==> build 14 <==
Design TPU, start of the top module:
module TPU(
    clk,
    rst_n,
    in_valid,
    K,
    M,
    N,
    busy,
    A_wr_en,
    A_index,
    A_data_in,
    A_data_out,
    B_wr_en,
    B_index,
    B_data_in,
    B_data_out,
    C_wr_en,
    C_index,
    C_data_in,
    C_data_out
);
export LEC_CHECK = 0
export ABC_AREA = 1
export CAP_MARGIN = 20
export CELL_PAD_IN_SITES_DETAIL_PLACEMENT = 0
export CELL_PAD_IN_SITES_GLOBAL_PLACEMENT = 2
export CORE_ASPECT_RATIO = 0.83
export CORE_MARGIN = 4
export CORE_UTILIZATION = 66
export CTS_CLUSTER_DIAMETER = 116
export CTS_CLUSTER_SIZE = 26
export GPL_ROUTABILITY_DRIVEN = 0
export GPL_TIMING_DRIVEN = 0
export PLACE_DENSITY = 0.48
export SETUP_SLACK_MARGIN = 0.13
export SLEW_MARGIN = 20
create_clock -name core_clock -period 8.41 [get_ports {clk}]
run.sh (not shown) runs the stock make flow with config.mk's settings and CLKGATE_MAP_FILE=.
==> trial 27: changes against build 14 <==
- ABC_AREA: 1 -> not set
- CAP_MARGIN: 20 -> 35
- CELL_PAD_IN_SITES_GLOBAL_PLACEMENT: 2 -> not set
- CORE_ASPECT_RATIO: 0.83 -> 0.6
- CORE_MARGIN: 4 -> 2
- CORE_UTILIZATION: 66 -> 64
- CTS_CLUSTER_DIAMETER: 116 -> 369
- CTS_CLUSTER_SIZE: 26 -> not set
- GPL_ROUTABILITY_DRIVEN: 0 -> not set
- GPL_TIMING_DRIVEN: 0 -> not set
- HOLD_SLACK_MARGIN: not set -> 0.0
- PLACE_DENSITY: 0.48 -> not set
- SETUP_SLACK_MARGIN: 0.13 -> not set
==> flow/constraint.sdc (replaced) <==
create_clock -name core_clock -period 10.0 [get_ports {clk}]
set_input_delay 2.0000 -clock core_clock [delete_from_list [all_inputs] [get_ports {clk}]]
set_output_delay 2.0000 -clock core_clock [all_outputs]
set_load 0.01 [all_outputs]
==> trial 3: changes against build 14 <==
- ABC_AREA: 1 -> not set
- CAP_MARGIN: 20 -> 15
- CELL_PAD_IN_SITES_DETAIL_PLACEMENT: 0 -> not set
- CELL_PAD_IN_SITES_GLOBAL_PLACEMENT: 2 -> not set
- CORE_ASPECT_RATIO: 0.83 -> not set
- CORE_MARGIN: 4 -> 2
- CORE_UTILIZATION: 66 -> 72
- CTS_CLUSTER_DIAMETER: 116 -> 28
- CTS_CLUSTER_SIZE: 26 -> 32
- GPL_ROUTABILITY_DRIVEN: 0 -> not set
- GPL_TIMING_DRIVEN: 0 -> not set
- HOLD_SLACK_MARGIN: not set -> -0.08
- MAX_ROUTING_LAYER: not set -> met4
- PLACE_DENSITY: 0.48 -> not set
- SETUP_SLACK_MARGIN: 0.13 -> 1.67
==> flow/constraint.sdc (replaced) <==
create_clock -name core_clock -period 5.74 [get_ports {clk}]
set_input_delay 1.1480 -clock core_clock [delete_from_list [all_inputs] [get_ports {clk}]]
set_output_delay 1.1480 -clock core_clock [all_outputs]
set_load 0.01 [all_outputs]
==> comparison <==
In trial 27 the cell count is lower than in trial 3, by about 5%.
In trial 27 the total power is lower than in trial 3, by 56%.
Against trial 27, the global-route usage of trial 3 is higher by 10 points.
Between trial 3 and trial 27, the lower via count is in trial 27 (gap about 14%, measured against trial 27).
Trial 27 produced a clean layout. Trial 3 completed, yet does not pass: negative setup slack. Build 14 failed in global placement without I/O with GPL-0301.
In trial 3 the utilization is higher than in trial 27, by 19 points.
Critical path depth: trial 27 is lower than trial 3 (1).
Against trial 27, the routed wire length of trial 3 is larger by about 20%.
The lowest die size belongs to trial 3, the highest to build 14.
Register-to-register slack: trial 27 is higher than trial 3 (2000 ps).
Between trial 3 and trial 27, the lower clock skew is in trial 27 (gap 64 ps).

---

==> run a <==
Starting RTL as in the previous note.
==> flow/config.mk <==
export PLATFORM = sky130hd
export DESIGN_NAME = TPU
export DESIGN_NICKNAME = TPU
export VERILOG_FILES = /design/flow/design.v
export SDC_FILE = /design/flow/constraint.sdc
export NUM_CORES = 4
export LEC_CHECK = 0
export CAP_MARGIN = 20
export CELL_PAD_IN_SITES_GLOBAL_PLACEMENT = 1
export CORE_ASPECT_RATIO = 1.78
export CORE_MARGIN = 2
export CORE_UTILIZATION = 40
export GPL_ROUTABILITY_DRIVEN = 0
export GPL_TIMING_DRIVEN = 0
export SLEW_MARGIN = 20
==> flow/constraint.sdc <==
create_clock -name core_clock -period 10.0 [get_ports {clk}]
set_input_delay 2.0000 -clock core_clock [delete_from_list [all_inputs] [get_ports {clk}]]
set_output_delay 2.0000 -clock core_clock [all_outputs]
set_load 0.01 [all_outputs]
==> run b: changes against run a <==
- CAP_MARGIN: 20 -> 15
- CELL_PAD_IN_SITES_GLOBAL_PLACEMENT: 1 -> unset
- CORE_ASPECT_RATIO: 1.78 -> unset
- CORE_UTILIZATION: 40 -> 70
- CTS_CLUSTER_DIAMETER: unset -> 28
- GPL_ROUTABILITY_DRIVEN: 0 -> unset
- GPL_TIMING_DRIVEN: 0 -> unset
- MAX_ROUTING_LAYER: unset -> met4
- SETUP_SLACK_MARGIN: unset -> 1.51
==> flow/constraint.sdc (replaced) <==
create_clock -name core_clock -period 5.56 [get_ports {clk}]
set_input_delay 1.1120 -clock core_clock [delete_from_list [all_inputs] [get_ports {clk}]]
set_output_delay 1.1120 -clock core_clock [all_outputs]
set_load 0.01 [all_outputs]
==> run c: changes against run a <==
- ABC_AREA: unset -> 1
- CELL_PAD_IN_SITES_GLOBAL_PLACEMENT: 1 -> unset
- CORE_ASPECT_RATIO: 1.78 -> unset
- CORE_UTILIZATION: 40 -> 72
- CTS_CLUSTER_DIAMETER: unset -> 387
- CTS_CLUSTER_SIZE: unset -> 21
- GPL_ROUTABILITY_DRIVEN: 0 -> unset
- GPL_TIMING_DRIVEN: 0 -> unset
- HOLD_SLACK_MARGIN: unset -> 0.29
- PLACE_DENSITY_LB_ADDON: unset -> 0.16
- SETUP_SLACK_MARGIN: unset -> 0.37
==> flow/constraint.sdc (replaced) <==
create_clock -name core_clock -period 2.43 [get_ports {clk}]
set_input_delay 0.4860 -clock core_clock [delete_from_list [all_inputs] [get_ports {clk}]]
set_output_delay 0.4860 -clock core_clock [all_outputs]
set_load 0.01 [all_outputs]
==> run d: changes against run a <==
- CELL_PAD_IN_SITES_GLOBAL_PLACEMENT: 1 -> unset
- CORE_ASPECT_RATIO: 1.78 -> unset
- CORE_UTILIZATION: 40 -> 19
- GPL_ROUTABILITY_DRIVEN: 0 -> unset
- GPL_TIMING_DRIVEN: 0 -> unset
==> flow/constraint.sdc (replaced) <==
create_clock -name core_clock -period 9.85 [get_ports {clk}]
set_input_delay 1.9700 -clock core_clock [delete_from_list [all_inputs] [get_ports {clk}]]
set_output_delay 1.9700 -clock core_clock [all_outputs]
set_load 0.01 [all_outputs]
==> summary of the runs <==
- Run d ran to the end with no violations. Run a produced a clean layout. Run c aborted during 5_1_grt on GRT-0232. Run b finished with setup timing left.
- The highest final area belongs to run b, the lowest to run a.
- The highest routed wire length belongs to run a, the lowest to run d.
- Setup slack, highest first: run d, run a, run b.
- Against run d, the utilization of run a is higher by 23 points.
- Between run d and run b, the lower total power is in run d (gap 56%, measured against run b).
- Between run b and run a, the lower combinational power is in run a (gap about 120%, measured against run a).
- Against run d, the register-to-register slack of run b is worse by 2.0 ns.
- Non-clock buffer count: run d < run a < run b.
- Between run a and run d, the lower via count is in run d (gap about 3.6%, measured against run d).
Power is estimated from default activity; no workload was simulated.
